**flow/config.mk**
```make
export PLATFORM = sky130hd
export DESIGN_NAME = adpll_ctr
export DESIGN_NICKNAME = adpll_ctr
export VERILOG_FILES = /design/flow/design.v
export SDC_FILE = /design/flow/constraint.sdc
export NUM_CORES = 4
export LEC_CHECK = 0
export CAP_MARGIN = 20
export CORE_MARGIN = 2
export CORE_UTILIZATION = 65
export CTS_CLUSTER_SIZE = 97
export PLACE_DENSITY = 0.6
export SLEW_MARGIN = 20
```
**flow/constraint.sdc**
```tcl
create_clock -name core_clock -period 29.7 [get_ports {clk}]
set_input_delay 5.9400 -clock core_clock [delete_from_list [all_inputs] [get_ports {clk}]]
set_output_delay 5.9400 -clock core_clock [all_outputs]
set_load 0.01 [all_outputs]
```
**flow/design.v**
```verilog
`timescale 1fs / 1fs
module row_col_cod #(
		     parameter WORD_W = 8,
		     parameter ROW_W = 4,  
			 parameter SIZE = (1<<ROW_W)
		     )
   (
    input 		  rst,
    input 		  en,
    input 		  clk,
    input [WORD_W-1:0] 	  word,
    output reg [SIZE-1:0] r_all_nxt, 
    output reg [SIZE-1:0] row_nxt,
    output reg [SIZE-1:0] col_nxt);
   integer 		  i;
   reg [WORD_W-ROW_W-1:0] 	  r_all_bin, col_bin;
   always @* begin
      r_all_nxt[SIZE-1] = 1'b1;
      r_all_bin = word>>ROW_W;  
      for(i = 0; i < SIZE ; i=i+1)begin
	 if( i < r_all_bin)
	   r_all_nxt[i] = 1'b0;
	 else
	   r_all_nxt[i] = 1'b1;
	 if(i == r_all_bin)
	   row_nxt[i] = 1'b1;
	 else
	   row_nxt[i] = 1'b0;
      end
      col_bin = (word<<ROW_W)>>ROW_W;  
      if(r_all_bin[0] == 0)
	for(i=0; i < SIZE; i = i+1)
	  if(i < col_bin)
	    col_nxt[i] = 1'b1;
	  else
	    col_nxt[i] = 1'b0;
      else
	for(i=(SIZE-1); i >= 0 ; i = i-1)
	  if(i >= (SIZE-col_bin))
	    col_nxt[i] = 1'b1;
	  else
	    col_nxt[i] = 1'b0;
   end
endmodule 
`timescale 1fs / 1fs
module row_col_cod_reg #(
		     parameter WORD_W = 8,
		     parameter ROW_W = 4,  
			 parameter SIZE = (1<<ROW_W)
		     )
   (
    input 		  rst,
    input 		  en,
    input 		  clk,
	input [SIZE-1:0] r_all_nxt, 
    input [SIZE-1:0] row_nxt,
    input [SIZE-1:0] col_nxt,
    output reg [SIZE-1:0] r_all, 
    output reg [SIZE-1:0] row,
    output reg [SIZE-1:0] col);
   always @ (posedge clk, posedge rst) begin 
      if(rst)begin
	 r_all <= 16'd0;
	   col <= 16'd0;
	   row <= 16'd0;
      end
      else if(en)begin
	 r_all <= r_all_nxt;
	 row <= row_nxt;
	 col <= col_nxt;
      end
   end 
endmodule
`timescale 1fs / 1fs
module row_col_cod_5x5 #(
		     parameter MAX = 25  
		     )
   (
    input 		  rst,
    input 		  en,
    input 		  clk,
    input [4:0] 	  word,
    output reg [4:0] r_all, 
    output reg [4:0] row,
    output reg [4:0] col);
    parameter SIZE = 3'd5;  
   integer 		  i;
   reg [4:0] 	  r_all_nxt, row_nxt, col_nxt;
   reg [2:0] 	  r_all_bin; 
   reg [2:0] 	  col_bin;
   always @* begin
	  r_all_nxt[4] = 1'b1;
      r_all_nxt[3:0] = r_all[3:0];
      row_nxt = row;
      r_all_bin = 3'd0;
      col_bin = 3'd0;
      col_nxt = col;
      if(word > MAX)
	 r_all_nxt = {SIZE{1'b1}};
      else begin
	 if(word <= 5'd5)begin
	   r_all_bin = 3'd0;
	   col_bin = word;
	 end
	 else
	   if(word <= 5'd10)begin
	      r_all_bin = 3'd1;
	      col_bin = word - 5'd5;
	   end
	   else
	     if(word <= 5'd15)begin
		r_all_bin = 3'd2;
		col_bin = word - 5'd10;
	     end
	     else
	       if(word <= 5'd20)begin
		  r_all_bin = 3'd3;
		  col_bin = word - 5'd15;
	       end
	       else begin
		  r_all_bin = 3'd4;
		  col_bin = word - 5'd20;
	       end
	 for(i = 0; i < SIZE ; i=i+1)begin
	    if( i < r_all_bin)
	      r_all_nxt[i] = 1'b0;
	    else
	      r_all_nxt[i] = 1'b1;
	    if(i == r_all_bin)
	      row_nxt[i] = 1'b1;
	    else
	      row_nxt[i] = 1'b0;
	 end
	 if(r_all_bin[0] == 0)
	   for(i=0; i < SIZE; i = i+1)
	     if(i < col_bin)
	       col_nxt[i] = 1'b1;
	     else
	       col_nxt[i] = 1'b0;
	 else
	   for(i=(SIZE-1); i >= 0 ; i = i-1)
	     if(i >= (SIZE-col_bin))
	       col_nxt[i] = 1'b1;
	     else
	       col_nxt[i] = 1'b0;
      end
   end
   always @ (posedge clk, posedge rst) begin 
      if(rst)begin
	 r_all <= 5'd0;
	 row <= 5'd0;
	 col <= 5'd0;
      end
      else if(en)begin
	 r_all <= r_all_nxt;
	 row <= row_nxt;
	 col <= col_nxt;
      end
   end 
endmodule  
`timescale 1fs / 1fs
module tdc_digital (
		    input 	  rst,
		    input 	  en,
		    input 	  clk,
		    input [6:0]  counter_in,
		    input [15:0] phase_in,
		    output [11:0] tdc_word);
   reg [6:0]				      counter;
   reg [15:0] 				      phase; 				      
   integer 				      i,j;
   always @ (posedge clk, posedge rst) begin 
      if(rst == 1'b1) begin
	 for (i=0; i<7; i=i+1) 
	   counter[i] <= 1'b0;
	 for (i=0; i<16; i=i+1) 
	   phase[i] <= 1'b0;
      end
      else if(en == 1'b1) begin
	 for (i=0; i<7; i=i+1) 
	   counter[i] <= counter_in[i];
	 for (i=0; i<16; i=i+1) 
	   phase[i] <= phase_in[i];
      end
   end 
   wire [6:0]			      counter_aux,counter_mod;
   reg [6:0] 			      counter_last;
   assign counter_aux = (phase[0] == 1) ? counter-1 : counter;
   assign counter_mod = counter_last - counter_aux;
   reg 				      edge_flag;
   reg  [4:0] 			      edge_index,edge_index_last;
   wire [4:0] 			      phase_shift;
   always @* begin
      edge_flag = 1'b0;
      edge_index = 5'd0;
      for (j=1; j<16; j = j+1) begin
	 if(phase[j-1]==1'b1 && phase[j]==1'b0) begin
	    edge_index = j-1'd1;
	    edge_flag = 1'b1;
	 end
	 if(phase[j-1]==1'b0 && phase[j]==1'b1) begin
	    edge_index = j-1'b1 + 5'd16;
	    edge_flag = 1'b1;
	 end
      end
      if(edge_flag == 1'b0)
	if(phase[5] == 1'b1)
	  edge_index = 5'd15;
	else
	  edge_index = 5'd31;
   end 
   assign tdc_word = (counter_mod<<5) + edge_index - edge_index_last;
   always @ (posedge clk, posedge rst)
     if(rst) begin
	counter_last <= 1'b0;
	edge_index_last <= 1'b0;
	end
     else if(en) begin
       counter_last <= counter_aux;
	edge_index_last <= edge_index;
     end	
endmodule
`timescale 1fs / 1fs
module adpll_ctr0(
    input 	      rst,
    input 	      en,
    input 	      clk,
    input [26-1:0] FCW,
    input [1:0]       adpll_mode,
    output reg 	      channel_lock,
    output 	      channel_sat,
    input 	      data_mod,
    output 	      dco_pd,
    output [4:0]      dco_c_l_rall,
    output [4:0]      dco_c_l_row,
    output [4:0]      dco_c_l_col,
    output [15:0]     dco_c_m_rall,
    output [15:0]     dco_c_m_row,
    output [15:0]     dco_c_m_col,
    output [15:0]     dco_c_s_rall,
    output [15:0]     dco_c_s_row,
    output [15:0]     dco_c_s_col,
    output 	      tdc_pd,
    output 	      tdc_pd_inj,
    input [6:0]       tdc_ripple_count,
    input [15:0]      tdc_phase,
    input [3:0]       alpha_l,
    input [3:0]       alpha_m,
    input [3:0]       alpha_s_rx,
    input [3:0]       alpha_s_tx,
    input [3:0]       beta,
    input [2:0]       lambda_rx,
    input [2:0]       lambda_tx,
    input [1:0]       iir_n_rx,
    input [1:0]       iir_n_tx, 
    input [4:0]       FCW_mod,
    input [4:0]       dco_c_l_word_test,
    input [7:0]       dco_c_m_word_test,
    input [7:0]       dco_c_s_word_test,
    input 	      dco_pd_test,
    input 	      tdc_pd_test,
    input 	      tdc_pd_inj_test		 
		 );
   wire signed [4:0]  dco_c_l_word;
   wire signed [7:0]  dco_c_m_word;
   wire signed [7:0]  dco_c_s_word;
   wire [11:0] 	      tdc_word;
   wire [15:0]     dco_c_m_rall_nxt;
   wire [15:0]     dco_c_m_row_nxt;
   wire [15:0]     dco_c_m_col_nxt;
   wire [15:0]     dco_c_s_rall_nxt;
   wire [15:0]     dco_c_s_row_nxt;
   wire [15:0]     dco_c_s_col_nxt;
   parameter IDLE = 5'b00001, PU = 5'b00010, C_L = 5'b00100, C_M = 5'b01000, C_S = 5'b10000;
   parameter  PD = 2'd0, TEST = 2'd1, RX = 2'd2, TX = 2'd3;
   reg [26-1:0] FCW_last;
   reg [1:0] 	   adpll_mode_last;
   reg [3:0] 	   alpha;
   reg [8:0] 	   time_count, time_count_nxt;
   reg 		   dco_pd_state, dco_pd_state_nxt;
   reg 		   tdc_pd_state, tdc_pd_state_nxt;
   reg 		   tdc_pd_inj_state, tdc_pd_inj_state_nxt;
   reg [4:0] 	   state_rx, state_rx_nxt;
   reg 		   rst_accum, rst_accum_nxt;
   reg 		   rst_lock_detect_nxt, rst_lock_detect;
   reg 		   en_lock_detect_nxt, en_lock_detect;
   reg 		   channel_lock_nxt;
   reg 		   en_integral, en_integral_nxt;
   reg 		   en_mod,en_mod_nxt;
   wire 	   rst_accum_all;
   wire        rst_lock_detect_all;
   wire signed [7:0] 		otw_int_round_sat;
   reg signed [4:0] 		otw_l_fixed, otw_l_fixed_nxt;
   reg signed [7:0] 		otw_m_fixed, otw_m_fixed_nxt;
   reg signed [7:0] 		otw_s_fixed, otw_s_fixed_nxt;
   wire signed [27-1:0] 	      ph_diff;
   wire signed [27-1:0] 	      ph_diff_accum;
   reg signed [27-1:0] 	ph_diff_accum_last;
   wire signed [27-1:0] 	ph_diff_mod;
   wire signed [27-1:0] 	freq_dev;
   wire signed [27-1:0] 	integral;
   wire signed [27-1:0] 	integral_beta;
   reg signed [27-1:0] 	integral_last;
   reg [1:0] 			iir_n;
   reg [2:0] 			lambda;
   wire signed [27-1:0] 	iir_out;
   wire signed [27-1:0] 	iir1_in, iir2_in, iir3_in;
   wire signed [27-1:0] 	iir1_out, iir2_out, iir3_out;
   reg signed [27-1:0] 	iir1_out_last, iir2_out_last, iir3_out_last;
   reg signed [27-1-14:0]      aux1, aux1_nxt, aux2, aux2_nxt;
   reg [4:0] 			      aux1_count, aux1_count_nxt, aux2_count, aux2_count_nxt;
   reg 				      lock_detect, lock_detect_nxt;
   reg signed [27-1-14:0]       lock_detect_word, lock_detect_word_nxt;
   row_col_cod_5x5 row_col_cod_l(
			    .rst(rst),
			    .en(en),
			    .clk(clk),
			    .word((dco_c_l_word[4]==0)?dco_c_l_word+5'd13:
				  dco_c_l_word-5'd19),
			    .r_all(dco_c_l_rall),
			    .row(dco_c_l_row),
			    .col(dco_c_l_col)
			    );
   row_col_cod row_col_cod_m(
			    .rst(rst),
			    .en(en),
			    .clk(clk),
			    .word({~dco_c_m_word[7],dco_c_m_word[6:0]}), 
			    .r_all_nxt(dco_c_m_rall_nxt),
			    .row_nxt(dco_c_m_row_nxt),
			    .col_nxt(dco_c_m_col_nxt)
			    );
   row_col_cod_reg row_col_cod_reg_m(
			    .rst(rst),
			    .en(en),
			    .clk(clk),
				.r_all_nxt(dco_c_m_rall_nxt),
			    .row_nxt(dco_c_m_row_nxt),
			    .col_nxt(dco_c_m_col_nxt),
			    .r_all(dco_c_m_rall),
			    .row(dco_c_m_row),
			    .col(dco_c_m_col)
			    );
   row_col_cod row_col_cod_s(
			    .rst(rst),
			    .en(en),
			    .clk(clk),
			    .word({~dco_c_s_word[7],dco_c_s_word[6:0]}),
			    .r_all_nxt(dco_c_s_rall_nxt),
			    .row_nxt(dco_c_s_row_nxt),
			    .col_nxt(dco_c_s_col_nxt)
			    );
   row_col_cod_reg row_col_cod_reg_s(
			    .rst(rst),
			    .en(en),
			    .clk(clk),
				.r_all_nxt(dco_c_s_rall_nxt),
			    .row_nxt(dco_c_s_row_nxt),
			    .col_nxt(dco_c_s_col_nxt),
			    .r_all(dco_c_s_rall),
			    .row(dco_c_s_row),
			    .col(dco_c_s_col)
			    );
   tdc_digital tdc_digital0(
			  .clk(clk),
			  .rst(rst),
			  .en(en),
			  .counter_in(tdc_ripple_count),
			  .phase_in(tdc_phase),
			  .tdc_word(tdc_word));
   assign dco_pd = (adpll_mode == TEST)? dco_pd_test : dco_pd_state;
   assign tdc_pd = (adpll_mode == TEST)? tdc_pd_test : tdc_pd_state;
   assign tdc_pd_inj = (adpll_mode == TEST)? tdc_pd_inj_test : tdc_pd_inj_state;
   assign ph_diff = FCW - {tdc_word,{{(14){1'b0}}}};
   assign freq_dev = (data_mod == 1'b1)? 
		     {{{(12+1){1'b0}}},FCW_mod,{{(14-5){1'b0}}}}:
		     ~{{{(12+1){1'b0}}},FCW_mod,{{(14-5){1'b0}}}}+1;
   assign ph_diff_mod = (en_mod==1'b0)? ph_diff: ph_diff + freq_dev;
   assign ph_diff_accum = ph_diff_accum_last + ph_diff_mod;
   assign rst_accum_all = rst | rst_accum;
   always @ (posedge clk, posedge rst_accum_all)
     if(rst_accum_all)
       ph_diff_accum_last <= 27'd0;
     else if(en)
       ph_diff_accum_last <= ph_diff_accum;
   assign integral = iir_out + integral_last;
   assign integral_beta = integral >>> beta;
   always @ (posedge clk, posedge rst_accum_all)
      if(rst_accum_all)
         integral_last <= 27'd0;
      else if(en&en_integral) 
	          integral_last <= integral;
   assign iir1_in = ph_diff_accum;
   assign iir1_out = (iir1_in>>>lambda)-(iir1_out_last>>>lambda)+iir1_out_last;
   assign iir2_in = iir1_out;
   assign iir2_out = (iir2_in>>>lambda)-(iir2_out_last>>>lambda)+iir2_out_last;
   assign iir3_in = iir2_out;
   assign iir3_out = (iir3_in>>>lambda)-(iir3_out_last>>>lambda)+iir3_out_last;
   assign iir_out = iir_n[1] ? (iir_n[0] ? iir3_out : iir2_out) :
		    (iir_n[0] ? iir1_out : iir1_in);
   always @ (posedge clk, posedge rst_accum_all )
     if(rst_accum_all) begin
	iir1_out_last <= 27'd0;
	iir2_out_last <= 27'd0;
	iir3_out_last <= 27'd0;
     end
     else if(en) begin
	iir1_out_last <= iir1_out;
	iir2_out_last <= iir2_out;
	iir3_out_last <= iir3_out;
     end 
   wire signed [27-1:0] 	ntw;
   wire signed [27-1:0] 	otw;
   wire [14-1:0] 		otw_frac;
   wire signed [27-1-14:0] otw_int;
   wire signed [27-1-14:0] otw_int_round; 
   assign ntw = (en_integral == 1'b1)? integral_beta + (iir_out >>> alpha) :
		iir_out >>> alpha;
   assign otw = (ntw << 7);
   assign otw_int = otw[27-1:14];
   assign otw_int_round = (otw[13]) ? otw_int + 1 : otw_int;
   assign otw_int_round_sat = (state_rx == C_L)? ((otw_int_round > 16'sd12 ) ? 8'sd12 :
   			      ((otw_int_round < -16'sd13 ) ? -8'sd13:otw_int_round )) : 
			      (otw_int_round > 16'sd127 ) ? 8'sd127 :
			      ((otw_int_round < -16'sd128 ) ? -8'sd128: otw_int_round); 
   assign dco_c_l_word = (adpll_mode == TEST)? dco_c_l_word_test :
			 (((state_rx == C_L) && ~rst_accum )? otw_int_round_sat :
			  otw_l_fixed);
   assign dco_c_m_word = (adpll_mode == TEST)? dco_c_m_word_test :
			 (((state_rx == C_M) && ~rst_accum )? otw_int_round_sat :
			 otw_m_fixed);
   assign dco_c_s_word = (adpll_mode == TEST)? dco_c_s_word_test :
			 (((state_rx == C_S) && ~rst_accum )? otw_int_round_sat :
			 otw_s_fixed);
   assign channel_sat = (dco_c_s_word == -8'sd128) || (dco_c_s_word == 8'sd127);
   always @ * begin
      state_rx_nxt = state_rx;
      otw_l_fixed_nxt = otw_l_fixed;
      otw_m_fixed_nxt = otw_m_fixed;
      otw_s_fixed_nxt = otw_s_fixed;
      time_count_nxt = time_count;
      dco_pd_state_nxt = dco_pd_state;
      tdc_pd_state_nxt = tdc_pd_state;
      tdc_pd_inj_state_nxt = tdc_pd_inj_state;  
      rst_accum_nxt = rst_accum;
      rst_lock_detect_nxt = rst_lock_detect;
      en_lock_detect_nxt = en_lock_detect;
      alpha = alpha_s_rx;
      channel_lock_nxt = channel_lock;
      en_integral_nxt = en_integral;
      lambda = lambda_rx;
      iir_n = 2'd0;
      en_mod_nxt = en_mod;
      if( (FCW != FCW_last) || (adpll_mode != adpll_mode_last))
	state_rx_nxt = IDLE;
      else
	case(state_rx)
	  IDLE:
	    begin
	       time_count_nxt = 9'd0;
	       otw_l_fixed_nxt = 5'sd0;
	       otw_m_fixed_nxt = 8'sd0;
	       otw_s_fixed_nxt = 8'sd0;
	       en_lock_detect_nxt = 1'b0;
	       rst_lock_detect_nxt = 1'b1;
	       channel_lock_nxt = 1'b0;
	       en_integral_nxt = 1'b0;
	       en_mod_nxt = 1'b0;
	       if(adpll_mode == PD) begin
		  dco_pd_state_nxt = 1'b1;
		  tdc_pd_state_nxt = 1'b1;
		  tdc_pd_inj_state_nxt = 1'b1;
	       end
	       if(adpll_mode == RX || adpll_mode == TX )
		 state_rx_nxt = PU;
	    end
	  PU: 
	    begin
	       time_count_nxt = time_count + 9'd1;
	       dco_pd_state_nxt = 1'b0;
	       case(time_count)
		 6'd16: tdc_pd_state_nxt = 1'b0;
		 6'd48: tdc_pd_inj_state_nxt = 1'b0;
		 7'd112:
		   begin 
		      state_rx_nxt = C_L;
		      rst_accum_nxt = 1'b1;
		      time_count_nxt = 9'd0; 
		   end
	       endcase
	    end 
	  C_L:  
	    begin
	       rst_accum_nxt = 1'b0;
	       rst_lock_detect_nxt = 1'b0;
	       alpha = alpha_l;
	       en_lock_detect_nxt = 1'b1;
	       if(lock_detect & (~rst_lock_detect))begin
		  otw_l_fixed_nxt = lock_detect_word;	      
		  state_rx_nxt = C_M;
		  rst_accum_nxt = 1'b1;
		  rst_lock_detect_nxt = 1'b1;
	       end
	    end 
	  C_M:  
	    begin
	       rst_accum_nxt = 1'b0;
	       alpha = alpha_m;
	       rst_lock_detect_nxt = 1'b0;
	       if(lock_detect & (~rst_lock_detect))begin		  
		  otw_m_fixed_nxt = lock_detect_word;  
		  state_rx_nxt = C_S;
		  rst_accum_nxt = 1'b1;
		  en_lock_detect_nxt = 1'b0;
	       end
	    end 
	  C_S:  
	    begin 
	       case(adpll_mode)
		 RX: 
		   begin
		      rst_accum_nxt = 1'b0;
		      alpha = alpha_s_rx;
		      iir_n = iir_n_rx;
		      lambda = lambda_rx;
		      time_count_nxt = time_count + 9'd1;
		      if(beta > 4'd0)
			en_integral_nxt = 1'b1;
		      case(time_count)
			9'd480: channel_lock_nxt = 1'b1;   
		      endcase 
		   end 
		 TX:
		   begin
		      rst_accum_nxt = 1'b0;
		      alpha = alpha_s_tx;
		      iir_n = iir_n_tx;
		      lambda = lambda_tx;
		      time_count_nxt = time_count + 9'd1;
		      case(time_count)
			9'd480: channel_lock_nxt = 1'b1;   
		      endcase
		      if(channel_lock == 1'b1) 
			en_mod_nxt = 1'b1;
		   end	 
	       endcase
	    end
	endcase  
   end
   always @ (posedge clk, posedge rst)
     if(rst)begin
	state_rx <= IDLE;
	time_count <= 9'd0;
	dco_pd_state <= 1'b1;
	tdc_pd_state <= 1'b1;
	tdc_pd_inj_state <= 1'b1;
	rst_accum <= 1'b0;
	otw_l_fixed <= 5'sd0;
	otw_m_fixed <= 8'sd0;
	otw_s_fixed <= 8'sd0;
	en_lock_detect <= 1'b0;
	rst_lock_detect <= 1'b0;
	channel_lock <= 1'b0;
	en_integral <= 1'b0;
	en_mod <= 1'b0;
	FCW_last <= 26'd0;
	adpll_mode_last <= 2'd0;
     end
     else if(en)begin
	state_rx <= state_rx_nxt;
	time_count <= time_count_nxt;
	dco_pd_state <= dco_pd_state_nxt;
	tdc_pd_state <= tdc_pd_state_nxt;
	tdc_pd_inj_state <= tdc_pd_inj_state_nxt;
   	rst_accum <= rst_accum_nxt;
	otw_l_fixed <= otw_l_fixed_nxt;
	otw_m_fixed <= otw_m_fixed_nxt;
	otw_s_fixed <= otw_s_fixed_nxt;
	en_lock_detect <= en_lock_detect_nxt;
	rst_lock_detect <= rst_lock_detect_nxt ;
	channel_lock <= channel_lock_nxt;
	en_integral <= en_integral_nxt;
	en_mod <= en_mod_nxt;
	FCW_last <= FCW;
	adpll_mode_last <= adpll_mode;
     end 
   always @ * begin
      aux1_nxt = aux1;
      aux2_nxt = aux2;
      aux1_count_nxt = aux1_count;
      aux2_count_nxt = aux2_count;
      lock_detect_nxt = lock_detect;
      lock_detect_word_nxt = lock_detect_word;
      if(otw_int_round_sat == aux1) begin
	 aux1_count_nxt = aux1_count_nxt + 4'd1;
	 if(aux1_count_nxt == 4'd15 || (state_rx == C_L && aux1_count_nxt == 5'd8 )  )begin
	    lock_detect_nxt = 1'b1;
	    lock_detect_word_nxt = aux1;
	 end
      end
      else 
	if(otw_int_round_sat == aux2) begin
	   aux2_count_nxt = aux2_count_nxt + 4'd1;
	   if(aux2_count_nxt == 4'd15 || (state_rx == C_L && aux1_count_nxt == 5'd8 ) )begin
	      lock_detect_nxt = 1'b1;
	      lock_detect_word_nxt = aux2;   
	   end	   
	end
	else begin
	   aux1_nxt = otw_int_round;
	   aux1_count_nxt = 4'd1;
	   aux2_nxt = aux1;
	   aux2_count_nxt = aux1_count;
	end 
   end 
   assign rst_lock_detect_all  = rst|rst_lock_detect;
   always @ (posedge clk, posedge rst_lock_detect_all)
     if(rst_lock_detect_all)begin
	aux1 <= {(27-14){1'b1}};
     aux2 <= {(27-14){1'b1}};
     aux1_count <=4'h0;
     aux2_count <= 4'h0;
     lock_detect <= 1'b0;
     lock_detect_word <= {(27-14){1'b1}};
  end
     else if(en & en_lock_detect)begin
	aux1 <= aux1_nxt;
	aux2 <= aux2_nxt;
	aux1_count <= aux1_count_nxt;
	aux2_count <= aux2_count_nxt;
	lock_detect <= lock_detect_nxt;
	lock_detect_word <= lock_detect_word_nxt;
     end
endmodule 
`timescale 1fs / 1fs
module adpll_ctr
   (
    input                     rst,
    input                     clk,
    input                     valid,
    input [5-1:0] address,
    input [26-1:0] wdata,
    input                     wstrb,
    output [1:0]              rdata,
    output reg                ready,
    input                     data_mod,  
    output                    dco_pd,
    output reg [1:0]          dco_osc_gain,
    output [4:0]              dco_c_l_rall,
    output [4:0]              dco_c_l_row,
    output [4:0]              dco_c_l_col,
    output [15:0]             dco_c_m_rall,
    output [15:0]             dco_c_m_row,
    output [15:0]             dco_c_m_col,
    output [15:0]             dco_c_s_rall,
    output [15:0]             dco_c_s_row,
    output [15:0]             dco_c_s_col,
    output                    tdc_pd,
    output                    tdc_pd_inj,
    output reg [2:0]          tdc_ctr_freq,
    input [6:0]               tdc_ripple_count,
    input [15:0]              tdc_phase
    );
   always @(posedge clk, posedge rst) begin
     if (rst)
       ready <= 1'b0;
     else
       ready <= valid;
   end
   reg                        rst_soft;
   reg [26-1:0]            FCW;
   reg [1:0]                  adpll_mode;
   reg                        en;
   reg [3:0]                  alpha_l;
   reg [3:0]                  alpha_m;
   reg [3:0]                  alpha_s_rx;
   reg [3:0]                  alpha_s_tx;
   reg [3:0]                  beta;
   reg [2:0]                  lambda_rx;
   reg [2:0]                  lambda_tx;
   reg [1:0]                  iir_n_rx;
   reg [1:0]                  iir_n_tx;
   reg [4:0]                  FCW_mod;
   reg signed [4:0]           dco_c_l_word_test;
   reg signed [7:0]           dco_c_m_word_test;
   reg signed [7:0]           dco_c_s_word_test;
   reg                        dco_pd_test;
   reg                        tdc_pd_test;
   reg                        tdc_pd_inj_test;
   wire                       rst_int;
   assign rst_int = rst | rst_soft;
   wire                       channel_lock;
   wire                       channel_sat;
   assign rdata = (address == (5'd0))? {{1'b0}, channel_lock}:
                  (address == (5'd23))? {{1'b0}, channel_sat}:
                  {2'b11};
   always @ (posedge clk, posedge rst) begin
     if (rst) begin
        rst_soft <= 1'b0;
        FCW <= 26'h2620000;  
        adpll_mode <= 2'b0;
        en <= 1'b0;
        alpha_l <= 4'd14;
        alpha_m <= 4'd8;
        alpha_s_rx <= 4'd7;
        alpha_s_tx <= 4'd4;
        beta <= 4'd0;
        lambda_rx <= 3'd2;
        lambda_tx <= 3'd2;
        iir_n_rx <= 2'd3;
        iir_n_tx <= 2'd2;
        FCW_mod <= 5'b01001;  
        dco_c_l_word_test <= 5'sd0;
        dco_c_m_word_test <= 8'sd0;
        dco_c_s_word_test <= 8'sd0;
        dco_pd_test <= 1'b1;
        tdc_pd_test <= 1'b1;
        tdc_pd_inj_test <= 1'b1;
        tdc_ctr_freq <= 3'b100;
        dco_osc_gain <= 2'b10;
     end else if (valid & wstrb) begin
        case (address)
          (5'd1): rst_soft <= wdata[0];
          (5'd2): FCW <= wdata[26-1:0];
          (5'd3): adpll_mode <= wdata[1:0];
          (5'd4): en <= wdata[0];
          (5'd5): alpha_l <= wdata[3:0];
          (5'd6): alpha_m <= wdata[3:0];
          (5'd7): alpha_s_rx <= wdata[3:0];
          (5'd8): alpha_s_tx <= wdata[3:0];
          (5'd9): beta <= wdata[3:0];
          (5'd10): lambda_rx <= wdata[2:0];
          (5'd11): lambda_tx <= wdata[2:0];
          (5'd12): iir_n_rx <= wdata[1:0];
          (5'd13): iir_n_tx <= wdata[1:0];
          (5'd14): FCW_mod <= wdata[4:0];
          (5'd15): dco_c_l_word_test <= wdata[4:0];
          (5'd16): dco_c_m_word_test <= wdata[7:0];
          (5'd17): dco_c_s_word_test <= wdata[7:0];
          (5'd18): dco_pd_test <= wdata[0];
          (5'd19): tdc_pd_test <= wdata[0];
          (5'd20): tdc_pd_inj_test <= wdata[0];
          (5'd21): tdc_ctr_freq <= wdata[2:0];
          (5'd22): dco_osc_gain <= wdata[1:0];
          default:;
        endcase
     end
   end
   adpll_ctr0 adpll_ctr0
     (
	  .clk               (clk),
	  .rst               (rst_int),
	  .en                (en),
	  .FCW               (FCW[26-1:0]),
	  .adpll_mode        (adpll_mode[1:0]),
	  .data_mod          (data_mod),
	  .tdc_ripple_count  (tdc_ripple_count[6:0]),
	  .tdc_phase         (tdc_phase[15:0]),
	  .alpha_l           (alpha_l[3:0]),
	  .alpha_m           (alpha_m[3:0]),
	  .alpha_s_rx        (alpha_s_rx[3:0]),
	  .alpha_s_tx        (alpha_s_tx[3:0]),
	  .beta              (beta[3:0]),
	  .lambda_rx         (lambda_rx[2:0]),
	  .lambda_tx         (lambda_tx[2:0]),
	  .iir_n_rx          (iir_n_rx[1:0]),
	  .iir_n_tx          (iir_n_tx[1:0]),
	  .FCW_mod           (FCW_mod[4:0]),
	  .dco_c_l_word_test (dco_c_l_word_test[4:0]),
	  .dco_c_m_word_test (dco_c_m_word_test[7:0]),
	  .dco_c_s_word_test (dco_c_s_word_test[7:0]),
	  .dco_pd_test       (dco_pd_test),
	  .tdc_pd_test       (tdc_pd_test),
	  .tdc_pd_inj_test   (tdc_pd_inj_test),
	  .channel_lock      (channel_lock),
	  .channel_sat       (channel_sat),
	  .dco_pd            (dco_pd),
	  .dco_c_l_rall      (dco_c_l_rall[4:0]),
	  .dco_c_l_row       (dco_c_l_row[4:0]),
	  .dco_c_l_col       (dco_c_l_col[4:0]),
	  .dco_c_m_rall      (dco_c_m_rall[15:0]),
	  .dco_c_m_row       (dco_c_m_row[15:0]),
	  .dco_c_m_col       (dco_c_m_col[15:0]),
	  .dco_c_s_rall      (dco_c_s_rall[15:0]),
	  .dco_c_s_row       (dco_c_s_row[15:0]),
	  .dco_c_s_col       (dco_c_s_col[15:0]),
	  .tdc_pd            (tdc_pd),
	  .tdc_pd_inj        (tdc_pd_inj)
      );
endmodule
```
**flow/run.sh**
```bash
#!/bin/bash
# the make line also repeats each setting of config.mk as NAME=value (left out here)
make -C /OpenROAD-flow-scripts/flow DESIGN_CONFIG=/design/flow/config.mk WORK_HOME=/design/flow/orfs CLKGATE_MAP_FILE= finish
```
==> impl_metrics.yaml, run 1 <==
# yosys + openroad results
status:
  status: "finished with violations"
  check.faults: "negative setup slack"
detailed_routing:
  dr.first_iter.drc_count: 6054
  route.detailed.drc: 0
  route.vias.total: 51050
  avgViaCountPerCell: 6.610
  finalWirelength_um: 177200
  detailedRoute.firstPassIterationCount: 8
  antenna_left: 0
  detail_route.wl_per_cell_um: 22.95
yosys:
  yosysChipArea_sq_um: 45840
  synthDominantAreaCellType: "dfrtp_1"
  mean_instance_size_in_the_synthesized_netlist_sq_um: 8.110
  synth.ff_latch_count: 482
  ys_types: 121
  synth.yosys.seq_area_share: 0.2648
  enable_flop_cells: 0
  yosys.area_share.simple: 0.1813
  post-synth-top-count-cell: "nand2_1"
  mappedNetlistArea_sq_um: 45840
  adder_share: 0.09891
  asyncSetResetFlopFracSynth: 1.000
  synthTopCellsByCount: "nand2_1 (691), nor2_1 (482), a21oi_1 (424), dfrtp_1 (420), o21ai_0 (399)"
  syn-num-nets: 6024
  synth.yosys.num_cells: 5653
  netlist.area_leader.share: 0.2293
  synthesis.yosys.warnings: 6
  syn_inst: 5653
  synth_xor_xnor_area_share: 0.04410
  post_synth_ao_oa_area_fraction: 0.2420
  synth.area.mux_share: 0.1084
  logic_family: "AND-OR/OR-AND gates"
  synth_top_flop_cell: "dfrtp_1"
  synth.top_cells.by_area: "dfrtp_1 (23%), ha_1 (6.2%), mux2_2 (5.8%)"
floorplan:
  chip_area_sq_um: 72670
  fp_util: 0.6558
  core.rowCount: 97
  die_width_um: 269.6
  core_area_sq_um: 69910
  chipHeight_um: 269.6
  floorplan.io_pins: 181
setup_path:
  cp_data_arrival_time_ns: 26.42
  regToRegStartpoint: "adpll_ctr0.tdc_digital0.phase[1]"
  critPathLaunch: "data_mod"
  path_buffers: 19
  cp-start-kind: "input port"
  crit_type: "input port to output port"
  worst_path_max_delay_cell: "fa_1"
  worst-path-max-fanout: 7
  rrSetupSlack_ns: 4.49
  critical_path_required_ns: 23.76
  worstSetupEndpointType: "output port"
  critical_path_depth_in_cells: 108
  slowest_delay_ns: 0.53
  crit-reg2reg-capture: "adpll_ctr0.row_col_cod_l.col[4]"
  setup.worst_path.end: "rdata[0]"
  critical-path-top-delay-family: "AND-OR/OR-AND gates"
  worst-r2r-cell-count: 131
placed_design:
  placed_cells_incl_taps: 7518
  port_buffers: 180
  place_area_sq_um: 56080
  place_hpwl_um: 123600
  gp_congestion: 1.026
finish:
  layout-area-overhead-vs-synth_pct: 31.48
  num-nets-final: 7104
  post-route-cell-area_sq_um: 60280
  finish.cell_count_without_fillers: 7722
hold_path:
  timing.hold.worst.class: "flip-flop to flip-flop"
  hold_end: "adpll_ctr0.row_col_cod_l.r_all[4]"
  hold_path_depth: 1
  worstHoldStart: "adpll_ctr0.row_col_cod_l.r_all[4]"
global_route:
  grt_antenna_before_repair: 6
  overflow: 0
  grt_max_degree: 183
  number_of_global_route_vias_before_repair: 50280
  track_usage: 0.4630
  global_route_wire_length_before_repair_um: 271500
final_timing:
  final_critical_path_setup_slack_ns: -2.657
  slew-limit-headroom: 0.1799
  report.final.hold_viol_count: 0
  number_of_endpoints_failing_setup_at_the_final_stage: 1
  finClkSkew_ns: 0.03159
  count_of_pins_over_their_slew_limit: 0
  setup_total_negative_slack_ns: -2.657
  fmax_mhz: 30.91
  worst-slew-pin-transition_ns: 1.226
  period_used_share: 1.089
  grt_setup_unrepaired: "true"
  finalWorstPathRequiredPeriod_ns: 32.36
clocking:
  cts_tree: "yes"
  clock_latency_ns: 0.66
  cts-root-buf: "clkbuf_16"
  cts.htree.levels: 2
  worst_setup_hold_path_clk_slew_ns: 0.06
  cts_made_buffers: 55
  clockBufferDepth: 3
  clock_sinks: 482
run:
  maxCapViolations: 0
  openroad.warnings: 65
-- layout make-up --
| type | instances | area (sq um) |
|---|---|---|
| Tap cell | 940 | 1176 |
| Clock inverter | 35 | 585.6 |
| Fill cell | 3987 | 9632 |
| Timing Repair Buffer | 1339 | 10660 |
| Sequential cell | 482 | 12140 |
| Multi-Input combinational cell | 4461 | 32700 |
| Clock buffer | 69 | 1529 |
| Inverter | 394 | 1481 |
| Antenna cell | 2 | 5.005 |
-- metrics by stage --
stage               hold WS, ns  worst slack (ns)  utilization
floorplan                0.4493           -0.3561            -
global placement         0.4544            -3.132       0.8022
CTS                      0.4799            -1.858       0.8471
detailed placement       0.4610            -3.283       0.8022
finish                   0.4755            -2.657       0.8622
global route             0.4883            -3.261       0.8621
-- routing by layer --
layer	part of all wire	wire length [um]	global-route usage	vias to the layer above
met5	0.00046	82	0	-
met4	0.082	14550	0.3098	8
met3	0.11	20070	0.1148	940
met2	0.44	78320	0.7339	3466
met1	0.36	64190	0.5593	24120
li1	-	-	-	22520
-- repair_timing --
| item | CTS | global route |
|---|---|---|
| pin swaps | 76 | 113 |
| hold buffers | 0 | 0 |
| gates resized | 141 | 145 |
| setup buffers | 53 | 42 |
| setup endpoints to repair | 1 | 4 |
| cloned | 0 | 2 |
==> run 2, diff against run 1 <==
Settings changed: CORE_UTILIZATION 65 to 71, CTS_CLUSTER_DIAMETER set to 269, CTS_CLUSTER_SIZE 97 to unset, HOLD_SLACK_MARGIN set to -0.08, MAX_ROUTING_LAYER set to met4, SETUP_SLACK_MARGIN set to 5.0.
Clock period 29.7 ns to 40.0 ns, I/O delays scaled along.
==> run 2 against run 1 <==
Against the previous run: the flow now stops in 5_1_grt; synthesized cell count unchanged; die area down 8.3%; synthesized area unchanged.
==> impl_metrics.yaml, run 2 <==
# physical design summary
placed_design:
  gp_congestion: 1.111
  port_buffers: 180
  placed_cells_incl_taps: 6454
  place_hpwl_um: 117400
  pre_cts_worst_setup_slack_ns: -0.6041
yosys:
  adder_share: 0.09891
  mean_instance_size_in_the_synthesized_netlist_sq_um: 8.110
  mappedNetlistArea_sq_um: 45840
  netlist.area_leader.share: 0.2293
  synthDominantAreaCellType: "dfrtp_1"
  synth_xor_xnor_area_share: 0.04410
  syn_inst: 5653
  yosysChipArea_sq_um: 45840
  synth.ff_latch_count: 482
  yosys.area_share.simple: 0.1813
  synthesis.yosys.warnings: 6
  logic_family: "AND-OR/OR-AND gates"
  ys_types: 121
  post_synth_ao_oa_area_fraction: 0.2420
  enable_flop_cells: 0
  syn-num-nets: 6024
  asyncSetResetFlopFracSynth: 1.000
  post-synth-top-count-cell: "nand2_1"
  synth.top_cells.by_area: "dfrtp_1 (23%), ha_1 (6.2%), mux2_2 (5.8%)"
  synth.yosys.seq_area_share: 0.2648
  synthTopCellsByCount: "nand2_1 (691), nor2_1 (482), a21oi_1 (424), dfrtp_1 (420), o21ai_0 (399)"
  synth.yosys.num_cells: 5653
  synth.area.mux_share: 0.1084
  synth_top_flop_cell: "dfrtp_1"
floorplan:
  core.rowCount: 93
  core_area_sq_um: 64120
  fp_util: 0.7150
  die_width_um: 258.1
  chipHeight_um: 258.1
  chip_area_sq_um: 66620
  floorplan.io_pins: 181
status:
  status: "stopped before the end"
  outcome.stop_stage: "5_1_grt"
  error: "[ERROR GRT-0229] Vertical edge usage exceeds the maximum allowed. (35, 24) usage=65535 limit=2200"
clocking:
  clockBufferDepth: 3
  cts-root-buf: "clkbuf_16"
  cts.htree.levels: 2
  ctsHoldBuffers: 0
  clock_sinks: 482
  cts_made_buffers: 54
[run 2: timing repair]
action,CTS
setup buffers,228
pin swaps,211
gates cloned,2
setup endpoints to repair,1
resized,576
[run 2: per-stage QoR]
step | setup TNS (ns) | area, sq um | hold slack, ns | util
after floorplan | 0 | 45940 | 0.4493 | -
after global placement | -0.7628 | 48250 | 0.4528 | 0.7525
after detailed placement | -0.6041 | 48250 | 0.4656 | 0.7526
after CTS | 0 | 54670 | 0.4797 | 0.8527
==> run 3, diff against run 2 <==
Settings changed: CORE_UTILIZATION 71 to 64, CTS_CLUSTER_DIAMETER 269 to unset, HOLD_SLACK_MARGIN -0.08 to unset, MAX_ROUTING_LAYER met4 to unset, PLACE_DENSITY 0.6 to unset, SETUP_SLACK_MARGIN 5.0 to unset.
Clock period 40.0 ns to 20.2 ns, I/O delays scaled along.
==> run 3 against run 2 <==
Against the previous run: synthesized area did not move; die area up 11%; synthesized cell count stayed put; the run again fails in 5_1_grt.
==> impl_metrics.yaml, run 3 <==
# physical design summary
status:
  status: "stopped before the end"
  outcome.stop_stage: "5_1_grt"
  error: "[ERROR GRT-0116] Global routing finished with congestion. Check the congestion regions in the DRC Viewer."
floorplan:
  core_area_sq_um: 71240
  core.rowCount: 98
  floorplan.io_pins: 181
  die_width_um: 271.6
  chip_area_sq_um: 73790
  chipHeight_um: 271.6
  fp_util: 0.6435
placed_design:
  port_buffers: 180
  gp_congestion: 1.067
  place_hpwl_um: 142400
yosys:
  synth.top_cells.by_area: "dfrtp_1 (23%), ha_1 (6.2%), mux2_2 (5.8%)"
  syn-num-nets: 6024
  synth.area.mux_share: 0.1084
  adder_share: 0.09891
  post_synth_ao_oa_area_fraction: 0.2420
  ys_types: 121
  mean_instance_size_in_the_synthesized_netlist_sq_um: 8.110
  netlist.area_leader.share: 0.2293
  synthTopCellsByCount: "nand2_1 (691), nor2_1 (482), a21oi_1 (424), dfrtp_1 (420), o21ai_0 (399)"
  synth_xor_xnor_area_share: 0.04410
  yosysChipArea_sq_um: 45840
  mappedNetlistArea_sq_um: 45840
  syn_inst: 5653
  synthDominantAreaCellType: "dfrtp_1"
  synthesis.yosys.warnings: 6
  asyncSetResetFlopFracSynth: 1.000
  post-synth-top-count-cell: "nand2_1"
  synth.yosys.num_cells: 5653
  logic_family: "AND-OR/OR-AND gates"
  yosys.area_share.simple: 0.1813
  synth.yosys.seq_area_share: 0.2648
  enable_flop_cells: 0
  synth_top_flop_cell: "dfrtp_1"
  synth.ff_latch_count: 482
global_route:
  track_usage: 0.8228
  overflow: 226
clocking:
  cts-root-buf: "clkbuf_16"
  clock_sinks: 482
  cts_made_buffers: 55
  clockBufferDepth: 3
  cts.htree.levels: 2
  ctsHoldBuffers: 0
[run 3: metal layers]
metal | GRT overflow | GRT usage
met4 | 117 | 0.8070
met5 | 2 | 0.4647
met3 | 21 | 0.7180
met2 | 81 | 0.9557
met1 | 5 | 0.8155
[run 3: timing repair]
item	in CTS
pin swaps	177
endpoints found under the setup margin	152
cloned	2
buffers inserted	125
gates resized	442
[run 3: metrics by stage]
stage | setup slack (ns) | instance area (sq um) | std cells
2_1_floorplan | -6.056 | 46660 | 5653
3_3_place_gp | -8.372 | 59890 | 7987
3_5_place_dp | -8.898 | 59910 | 7988
4_1_cts | -7.379 | 64880 | 8218
==> run 4, diff against run 3 <==
Settings changed: CORE_UTILIZATION 64 to 65, MAX_ROUTING_LAYER set to met4, SETUP_SLACK_MARGIN set to 5.0, TNS_END_PERCENT set to 5.
Clock period 20.2 ns to 30.9 ns, I/O delays scaled along.
==> run 4 against run 3 <==
Against the previous run: the flow again stops in 5_1_grt; synthesized cell count is the same; die area shrank 1.5%; synthesized area is the same.
==> impl_metrics.yaml, run 4 <==
# physical design summary
clocking:
  clockBufferDepth: 3
  cts_made_buffers: 56
  ctsHoldBuffers: 0
  clock_sinks: 482
  cts.htree.levels: 2
  cts-root-buf: "clkbuf_16"
yosys:
  synthDominantAreaCellType: "dfrtp_1"
  syn_inst: 5653
  synth_top_flop_cell: "dfrtp_1"
  synthesis.yosys.warnings: 6
  adder_share: 0.09891
  syn-num-nets: 6024
  netlist.area_leader.share: 0.2293
  synth.yosys.num_cells: 5653
  post-synth-top-count-cell: "nand2_1"
  post_synth_ao_oa_area_fraction: 0.2420
  synth.yosys.seq_area_share: 0.2648
  mappedNetlistArea_sq_um: 45840
  asyncSetResetFlopFracSynth: 1.000
  logic_family: "AND-OR/OR-AND gates"
  synth.area.mux_share: 0.1084
  ys_types: 121
  yosysChipArea_sq_um: 45840
  synth_xor_xnor_area_share: 0.04410
  synthTopCellsByCount: "nand2_1 (691), nor2_1 (482), a21oi_1 (424), dfrtp_1 (420), o21ai_0 (399)"
  yosys.area_share.simple: 0.1813
  enable_flop_cells: 0
  synth.ff_latch_count: 482
  synth.top_cells.by_area: "dfrtp_1 (23%), ha_1 (6.2%), mux2_2 (5.8%)"
  mean_instance_size_in_the_synthesized_netlist_sq_um: 8.110
floorplan:
  fp_util: 0.6558
  chip_area_sq_um: 72670
  chipHeight_um: 269.6
  core.rowCount: 97
  floorplan.io_pins: 181
  die_width_um: 269.6
  core_area_sq_um: 69910
placed_design:
  pre_cts_worst_setup_slack_ns: -2.188
  gp_congestion: 1.082
  place_area_sq_um: 56240
  port_buffers: 180
  place_hpwl_um: 127600
  placed_cells_incl_taps: 7538
status:
  outcome.stop_stage: "5_1_grt"
  status: "stopped before the end"
[run 4: repair_timing]
item	in CTS
gates cloned	1
pin swaps	164
buffers inserted	94
setup endpoints to repair	131
gates resized	299
==> run 5, diff against run 4 <==
Settings changed: CORE_UTILIZATION 65 to 72, CTS_CLUSTER_DIAMETER set to 25, CTS_CLUSTER_SIZE set to 15, MAX_ROUTING_LAYER met4 to unset, PLACE_DENSITY set to 0.38, SETUP_SLACK_MARGIN 5.0 to 3.12, TNS_END_PERCENT 5 to unset.
Clock period 30.9 ns to 12.1 ns, I/O delays scaled along.
==> run 5 against run 4 <==
Against the previous run: the flow stops in 3_5_place_dp; die area decreased by 9.6%; synthesized cell count unchanged; synthesized area unchanged.
==> impl_metrics.yaml, run 5 <==
# physical design summary
status:
  status: "stopped before the end"
  outcome.stop_stage: "3_5_place_dp"
  error: "[ERROR DPL-0033] detailed placement checks failed during check placement."
yosys:
  mappedNetlistArea_sq_um: 45840
  synthTopCellsByCount: "nand2_1 (691), nor2_1 (482), a21oi_1 (424), dfrtp_1 (420), o21ai_0 (399)"
  synthesis.yosys.warnings: 6
  mean_instance_size_in_the_synthesized_netlist_sq_um: 8.110
  enable_flop_cells: 0
  netlist.area_leader.share: 0.2293
  yosysChipArea_sq_um: 45840
  asyncSetResetFlopFracSynth: 1.000
  synth.top_cells.by_area: "dfrtp_1 (23%), ha_1 (6.2%), mux2_2 (5.8%)"
  post-synth-top-count-cell: "nand2_1"
  adder_share: 0.09891
  post_synth_ao_oa_area_fraction: 0.2420
  syn_inst: 5653
  yosys.area_share.simple: 0.1813
  synth_top_flop_cell: "dfrtp_1"
  synthDominantAreaCellType: "dfrtp_1"
  synth.yosys.seq_area_share: 0.2648
  syn-num-nets: 6024
  synth.area.mux_share: 0.1084
  ys_types: 121
  synth.yosys.num_cells: 5653
  logic_family: "AND-OR/OR-AND gates"
  synth_xor_xnor_area_share: 0.04410
  synth.ff_latch_count: 482
floorplan:
  floorplan.io_pins: 181
  chipHeight_um: 256.3
  die_width_um: 256.3
  core.rowCount: 92
  core_area_sq_um: 62970
  chip_area_sq_um: 65710
  fp_util: 0.7281
placed_design:
  port_buffers: 180
  gp_congestion: 1.163
[run 5: through the flow]
step / setup WS (ns) / setup TNS, ns / std cells
after global placement: -12.64 / -1746.09 / 7979
after floorplan: -10.91 / -1984.57 / 5653
==> run 6, diff against run 5 <==
Settings changed: ABC_AREA set to 1, CELL_PAD_IN_SITES_GLOBAL_PLACEMENT set to 1, CORE_ASPECT_RATIO set to 0.85, CORE_MARGIN 2 to 8, CORE_UTILIZATION 72 to 41, CTS_CLUSTER_DIAMETER 25 to 322, CTS_CLUSTER_SIZE 15 to unset, MAX_ROUTING_LAYER set to met4, PLACE_DENSITY 0.38 to 0.54, SETUP_SLACK_MARGIN 3.12 to 0.12, TNS_END_PERCENT set to 30.
Clock period 12.1 ns to 57.9 ns, I/O delays scaled along.
==> run 6 against run 5 <==
Against the previous run: the run now finishes clean; synthesized cell count up 12%; synthesized area down 7.1%; die area up 74%.
==> impl_metrics.yaml, run 6 <==
# yosys + openroad results
finish:
  num-nets-final: 6725
  layout-area-overhead-vs-synth_pct: 11.92
  nFillCells: 10890
run:
  openroad.warnings: 54
  maxCapViolations: 0
clocking:
  ctsResizeCount: 0
  cts_tree: "yes"
  clock_latency_ns: 0.69
  cts.htree.levels: 2
  clock_sinks: 482
  clockBufferDepth: 3
  worst_setup_hold_path_clk_slew_ns: 0.06
  cts_made_buffers: 59
  cts-root-buf: "clkbuf_16"
  ctsHoldBuffers: 0
  post-cts-setup-buffers: 0
yosys:
  synth.top_cells.by_area: "dfrtp_1 (25%), nand2_1 (16%), o21ai_0 (9.5%)"
  yosys.area_share.simple: 0.2635
  synth.area.mux_share: 0.02646
  synth.ff_latch_count: 482
  synth.yosys.num_cells: 6307
  syn_inst: 6307
  yosysChipArea_sq_um: 42610
  asyncSetResetFlopFracSynth: 1.000
  synth_xor_xnor_area_share: 0.03738
  synthDominantAreaCellType: "dfrtp_1"
  logic_family: "simple AND/OR/NAND/NOR gates"
  enable_flop_cells: 0
  post-synth-top-count-cell: "nand2_1"
  mean_instance_size_in_the_synthesized_netlist_sq_um: 6.756
  adder_share: 0.1064
  syn-num-nets: 6678
  synthesis.yosys.warnings: 6
  synth_top_flop_cell: "dfrtp_1"
  post_synth_ao_oa_area_fraction: 0.1820
  synthTopCellsByCount: "nand2_1 (1793), inv_1 (822), o21ai_0 (810), dfrtp_1 (420), nand3_1 (375)"
  netlist.area_leader.share: 0.2467
  ys_types: 85
  mappedNetlistArea_sq_um: 42610
  synth.yosys.seq_area_share: 0.2849
floorplan:
  chipHeight_um: 313.2
  core.rowCount: 109
  chip_area_sq_um: 114500
  fp_util: 0.4116
  core_area_sq_um: 103500
  die_width_um: 365.7
  floorplan.io_pins: 181
global_route:
  track_usage: 0.2640
  number_of_global_route_vias_before_repair: 39950
  overflow: 0
  grt.met1_usage: 0.3762
  met2_usage: 0.3953
  global_route_wire_length_before_repair_um: 235000
  grt_use_met3: 0.04023
  grt_max_degree: 130
  gr-max-usage-layer: "met2"
  grt_antenna_before_repair: 3
final_timing:
  grt_setup_unrepaired: "false"
  report.final.hold_viol_count: 0
  setup_total_negative_slack_ns: 0
  worst-slew-pin-transition_ns: 0.9947
  period_used_share: 0.7881
  finClkSkew_ns: 0.04235
  slew-limit-headroom: 0.3369
  finalWorstPathRequiredPeriod_ns: 45.63
  fmax_mhz: 21.91
  count_of_pins_over_their_slew_limit: 0
  number_of_endpoints_failing_setup_at_the_final_stage: 0
hold_path:
  worstHoldStart: "adpll_ctr0.dco_pd_state"
  timing.hold.worst.class: "flip-flop to flip-flop"
  hold_end: "adpll_ctr0.dco_pd_state"
  hold_path_depth: 2
setup_path:
  worst-path-max-fanout: 7
  cp_data_arrival_time_ns: 34.05
  cp-start-kind: "input port"
  worstSetupEndpointType: "output port"
  setup.worst_path.end: "rdata[0]"
  path_buffers: 16
  critical_path.most_common_cell: "nand2_1"
  crit-reg2reg-capture: "adpll_ctr0.row_col_cod_l.col[2]"
  worst_path_max_delay_cell: "fa_1"
  critPathLaunch: "data_mod"
  regToRegStartpoint: "adpll_ctr0.tdc_digital0.phase[1]"
  crit_type: "input port to output port"
  critical-path-top-delay-family: "simple AND/OR/NAND/NOR gates"
  critical_path_depth_in_cells: 128
  rrSetupSlack_ns: 32.25
  worst-r2r-cell-count: 152
  critical_path_required_ns: 46.32
  slowest_delay_ns: 0.55
placed_design:
  place_hpwl_um: 116200
  port_buffers: 180
  gp_congestion: 0.9226
detailed_routing:
  route.vias.total: 40910
  route.detailed.drc: 0
  finalWirelength_um: 149800
  antenna_left: 0
  dr.first_iter.drc_count: 3091
  avgViaCountPerCell: 5.249
  detailedRoute.firstPassIterationCount: 6
  detail_route.wl_per_cell_um: 19.22
status:
  status: "no timing/DRC/antenna violations"
==> run 6: metrics by stage <==
stage               area (sq um)  hold WS [ns]  worst slack (ns)    util  std cells
global route               47690        0.4849             9.868  0.4607       7793
CTS                        47660        0.4736             12.51  0.4604       7790
detailed placement         45560        0.4594             12.59  0.4402       7679
global placement           45560        0.4552             12.60  0.4401       7679
finish                     47690        0.4719             12.27  0.4607       7793
floorplan                  42610        0.4298             18.33       -       6307
==> run 6: per-layer routing <==
layer	share of wire	vias up	wire, um
met5	0	-	0
met4	0.023	0	3497
met3	0.055	184	8190
met2	0.43	948	64050
met1	0.49	19110	74060
li1	-	20660	-
==> run 6: area by class of cell <==
type | instances | area, sq um | share of cell area
Tap cell | 1387 | 1735 | 0.03639
Timing Repair Buffer | 222 | 2155 | 0.04518
Clock buffer | 84 | 1680 | 0.03524
Clock inverter | 27 | 417.9 | 0.008763
Sequential cell | 482 | 12140 | 0.2546
Multi-Input combinational cell | 4728 | 26300 | 0.5515
Inverter | 861 | 3252 | 0.06819
Antenna cell | 2 | 5.005 | 0.0001050
==> run 7, diff against run 6 <==
Settings changed: ABC_AREA 1 to unset, CAP_MARGIN 20 to 25, CELL_PAD_IN_SITES_GLOBAL_PLACEMENT 1 to unset, CORE_ASPECT_RATIO 0.85 to unset, CORE_MARGIN 8 to 2, CORE_UTILIZATION 41 to 67, CTS_CLUSTER_DIAMETER 322 to unset, MIN_ROUTING_LAYER set to met1, PLACE_DENSITY 0.54 to unset, SETUP_SLACK_MARGIN 0.12 to unset, TNS_END_PERCENT 30 to 80.
Clock period 57.9 ns to 31.0 ns, I/O delays scaled along.
==> run 7 against run 6 <==
Against the previous run: the flow now stops in 5_1_grt; synthesized area rose by 7.6%; synthesized cell count fell by 10%; die area fell by 38%.
==> impl_metrics.yaml, run 7 <==
# physical design summary
floorplan:
  chipHeight_um: 265.6
  fp_util: 0.6790
  core.rowCount: 95
  chip_area_sq_um: 70530
  core_area_sq_um: 67510
  die_width_um: 265.6
  floorplan.io_pins: 181
yosys:
  enable_flop_cells: 0
  synthesis.yosys.warnings: 6
  synthTopCellsByCount: "nand2_1 (691), nor2_1 (482), a21oi_1 (424), dfrtp_1 (420), o21ai_0 (399)"
  synth_top_flop_cell: "dfrtp_1"
  mappedNetlistArea_sq_um: 45840
  synth_xor_xnor_area_share: 0.04410
  synth.yosys.num_cells: 5653
  syn_inst: 5653
  synth.top_cells.by_area: "dfrtp_1 (23%), ha_1 (6.2%), mux2_2 (5.8%)"
  mean_instance_size_in_the_synthesized_netlist_sq_um: 8.110
  synth.ff_latch_count: 482
  synthDominantAreaCellType: "dfrtp_1"
  post_synth_ao_oa_area_fraction: 0.2420
  adder_share: 0.09891
  yosys.area_share.simple: 0.1813
  syn-num-nets: 6024
  asyncSetResetFlopFracSynth: 1.000
  ys_types: 121
  netlist.area_leader.share: 0.2293
  logic_family: "AND-OR/OR-AND gates"
  yosysChipArea_sq_um: 45840
  synth.area.mux_share: 0.1084
  post-synth-top-count-cell: "nand2_1"
  synth.yosys.seq_area_share: 0.2648
status:
  status: "stopped before the end"
  outcome.stop_stage: "5_1_grt"
clocking:
  cts_made_buffers: 55
  ctsHoldBuffers: 0
  clock_sinks: 482
  clockBufferDepth: 3
  cts-root-buf: "clkbuf_16"
  cts.htree.levels: 2
placed_design:
  pre_cts_worst_setup_slack_ns: -2.610
  gp_congestion: 1.065
  placed_cells_incl_taps: 7448
  port_buffers: 180
  place_hpwl_um: 129000
[run 7: repair_timing]
| item | in CTS |
|---|---|
| endpoints found under the setup margin | 1 |
| pin swaps | 47 |
| setup buffers | 49 |
| gates cloned | 0 |
| gates resized | 122 |
[run 7: stage by stage]
step           area (sq um)    util
2_1_floorplan         46130       -
3_3_place_gp          55810  0.8266
3_5_place_dp          55820  0.8268
4_1_cts               58540  0.8671
==> run 8, diff against run 7 <==
Settings changed: CAP_MARGIN 25 to 20, CORE_UTILIZATION 67 to 58, HOLD_SLACK_MARGIN set to -0.1, MIN_ROUTING_LAYER met1 to unset, SETUP_SLACK_MARGIN set to 5.0, TNS_END_PERCENT 80 to 5.
Clock period 31.0 ns to 21.8 ns, I/O delays scaled along.
==> run 8 against run 7 <==
Against the previous run: the layout now fails its checks (negative setup slack); die area grew 15%; synthesized cell count is the same; synthesized area is the same.
==> impl_metrics.yaml, run 8 <==
# yosys + openroad results
finish:
  fin_util: 0.8268
  layout-area-overhead-vs-synth_pct: 41.78
  finish.cell_count_without_fillers: 8280
  post-route-cell-area_sq_um: 65000
  num-nets-final: 7544
yosys:
  synthesis.yosys.warnings: 6
  yosys.area_share.simple: 0.1813
  yosysChipArea_sq_um: 45840
  synth.yosys.num_cells: 5653
  post_synth_ao_oa_area_fraction: 0.2420
  enable_flop_cells: 0
  syn-num-nets: 6024
  mean_instance_size_in_the_synthesized_netlist_sq_um: 8.110
  synth.area.mux_share: 0.1084
  synthTopCellsByCount: "nand2_1 (691), nor2_1 (482), a21oi_1 (424), dfrtp_1 (420), o21ai_0 (399)"
  syn_inst: 5653
  synth.top_cells.by_area: "dfrtp_1 (23%), ha_1 (6.2%), mux2_2 (5.8%)"
  synth_top_flop_cell: "dfrtp_1"
  post-synth-top-count-cell: "nand2_1"
  synth_xor_xnor_area_share: 0.04410
  mappedNetlistArea_sq_um: 45840
  ys_types: 121
  synth.ff_latch_count: 482
  netlist.area_leader.share: 0.2293
  synth.yosys.seq_area_share: 0.2648
  synthDominantAreaCellType: "dfrtp_1"
  logic_family: "AND-OR/OR-AND gates"
  adder_share: 0.09891
  asyncSetResetFlopFracSynth: 1.000
global_route:
  grt_antenna_before_repair: 6
  number_of_global_route_vias_before_repair: 50530
  overflow: 0
  grt_max_degree: 212
  track_usage: 0.4427
  global_route_wire_length_before_repair_um: 278900
floorplan:
  core.rowCount: 103
  floorplan.io_pins: 181
  chipHeight_um: 285.1
  die_width_um: 285.1
  fp_util: 0.5832
  core_area_sq_um: 78610
  chip_area_sq_um: 81300
hold_path:
  hold_path_depth: 1
  timing.hold.worst.class: "flip-flop to flip-flop"
  worstHoldStart: "adpll_ctr0.row_col_cod_l.r_all[4]"
  hold_end: "adpll_ctr0.row_col_cod_l.r_all[4]"
run:
  maxCapViolations: 0
  openroad.warnings: 65
setup_path:
  path_buffers: 16
  critical-path-top-delay-family: "AND-OR/OR-AND gates"
  critical_path.most_common_cell: "a21o_1"
  worst-r2r-cell-count: 134
  worst_path_max_delay_cell: "fa_1"
  cp-start-kind: "input port"
  crit_type: "input port to output port"
  slowest_delay_ns: 0.53
  cp_data_arrival_time_ns: 23.92
  rrSetupSlack_ns: -2.52
  critical_path_depth_in_cells: 106
  setup.worst_path.end: "rdata[0]"
  regToRegStartpoint: "adpll_ctr0.tdc_digital0.phase[1]"
  worst-path-max-fanout: 8
  critPathLaunch: "data_mod"
  crit-reg2reg-capture: "adpll_ctr0.row_col_cod_l.col[4]"
  critical_path_required_ns: 17.44
  worstSetupEndpointType: "output port"
final_timing:
  number_of_endpoints_failing_setup_at_the_final_stage: 152
  grt_setup_unrepaired: "true"
  finalWorstPathRequiredPeriod_ns: 28.28
  hold_slack_ns: 0.4866
  period_used_share: 1.297
  count_of_pins_over_their_slew_limit: 0
  setup_total_negative_slack_ns: -301.87
  report.final.hold_viol_count: 0
  finClkSkew_ns: 0.03552
  slew-limit-headroom: 0.2579
  worst-slew-pin-transition_ns: 1.110
  fmax_mhz: 35.36
  final_critical_path_setup_slack_ns: -6.481
status:
  status: "finished with violations"
  check.faults: "negative setup slack"
placed_design:
  port_buffers: 180
  place_hpwl_um: 133100
  place_area_sq_um: 59450
  pre_cts_worst_setup_slack_ns: -7.758
  gp_congestion: 1.076
  placed_cells_incl_taps: 8038
clocking:
  clockBufferDepth: 3
  worst_setup_hold_path_clk_slew_ns: 0.06
  clock_latency_ns: 0.67
  cts.htree.levels: 2
  cts_tree: "yes"
  cts-root-buf: "clkbuf_16"
  clock_sinks: 482
  ctsHoldBuffers: 0
  cts_made_buffers: 57
detailed_routing:
  route.detailed.drc: 0
  dr.first_iter.drc_count: 6007
  avgViaCountPerCell: 6.341
  detailedRoute.firstPassIterationCount: 9
  detail_route.wl_per_cell_um: 23.02
  antenna_left: 0
  route.vias.total: 52510
  finalWirelength_um: 190600
## run 8: area by class of cell
| cell class | instances | area, sq um |
|---|---|---|
| diodes | 8 | 20.02 |
| fillers | 4939 | 13610 |
| well taps | 1050 | 1314 |
| clock inverters | 27 | 347.8 |
| flip-flops and latches | 482 | 12140 |
| repair buffers | 1777 | 14200 |
| inverters | 394 | 1484 |
| clock buffers | 81 | 1690 |
| multi-input cells | 4461 | 33800 |
## run 8: timing repair
item	4_1_cts	5_1_grt
cloned	1	1
buffers inserted	68	56
gates resized	242	341
pin swaps	120	185
endpoints found under the setup margin	185	188
## run 8: routing by layer
layer | vias to the layer above | GRT usage | wire (um)
li1 | 23360 | - | -
met1 | 24950 | 0.5370 | 70760
met2 | 3192 | 0.6847 | 84690
met3 | 1003 | 0.08760 | 19440
met4 | 0 | 0.2618 | 15740
met5 | - | - | 0
==> run 9, diff against run 8 <==
Settings changed: CAP_MARGIN 20 to 25, CORE_UTILIZATION 58 to 70, CTS_CLUSTER_DIAMETER set to 238, HOLD_SLACK_MARGIN -0.1 to unset, MIN_ROUTING_LAYER set to met1, SETUP_SLACK_MARGIN 5.0 to unset, TNS_END_PERCENT 5 to 15.
Clock period 21.8 ns to 32.9 ns, I/O delays scaled along.
==> run 9 against run 8 <==
Against the previous run: the flow now stops in 5_1_grt; die area decreased by 17%; synthesized cell count unchanged; synthesized area unchanged.
==> impl_metrics.yaml, run 9 <==
# physical design summary
floorplan:
  floorplan.io_pins: 181
  chipHeight_um: 259.9
  die_width_um: 259.9
  chip_area_sq_um: 67550
  core.rowCount: 93
  core_area_sq_um: 64580
  fp_util: 0.7099
yosys:
  synth_top_flop_cell: "dfrtp_1"
  yosys.area_share.simple: 0.1813
  netlist.area_leader.share: 0.2293
  synthesis.yosys.warnings: 6
  logic_family: "AND-OR/OR-AND gates"
  syn-num-nets: 6024
  synth.yosys.seq_area_share: 0.2648
  synth_xor_xnor_area_share: 0.04410
  syn_inst: 5653
  ys_types: 121
  synth.area.mux_share: 0.1084
  enable_flop_cells: 0
  post_synth_ao_oa_area_fraction: 0.2420
  synth.top_cells.by_area: "dfrtp_1 (23%), ha_1 (6.2%), mux2_2 (5.8%)"
  post-synth-top-count-cell: "nand2_1"
  synthTopCellsByCount: "nand2_1 (691), nor2_1 (482), a21oi_1 (424), dfrtp_1 (420), o21ai_0 (399)"
  mappedNetlistArea_sq_um: 45840
  yosysChipArea_sq_um: 45840
  synth.ff_latch_count: 482
  synth.yosys.num_cells: 5653
  adder_share: 0.09891
  synthDominantAreaCellType: "dfrtp_1"
  asyncSetResetFlopFracSynth: 1.000
  mean_instance_size_in_the_synthesized_netlist_sq_um: 8.110
clocking:
  clockBufferDepth: 3
  cts-root-buf: "clkbuf_16"
  ctsHoldBuffers: 0
  cts_made_buffers: 54
  cts.htree.levels: 2
  clock_sinks: 482
status:
  error: "[ERROR GRT-0232] Routing congestion too high. Check the congestion heatmap in the GUI."
  status: "stopped before the end"
  outcome.stop_stage: "5_1_grt"
placed_design:
  pre_cts_worst_setup_slack_ns: -1.623
  placed_cells_incl_taps: 7381
  gp_congestion: 1.126
  place_hpwl_um: 130800
  port_buffers: 180
global_route:
  overflow: 160
  track_usage: 0.8203
run 9: what timing repair did:
action                                  4_1_cts
buffers inserted                             93
cloned                                        1
gates resized                               233
pin swaps                                   108
endpoints found under the setup margin        1
hold endpoints to repair                      0
run 9: layer usage:
layer,overflow,global-route usage
met1,2,0.8201
met5,-,-
met2,68,0.9444
met4,77,0.7878
met3,13,0.6766
run 9: stage by stage:
step                area, sq um  setup TNS, ns
floorplan                 45850              0
global placement          55180         -1.170
detailed placement        55200         -1.623
CTS                       58730              0
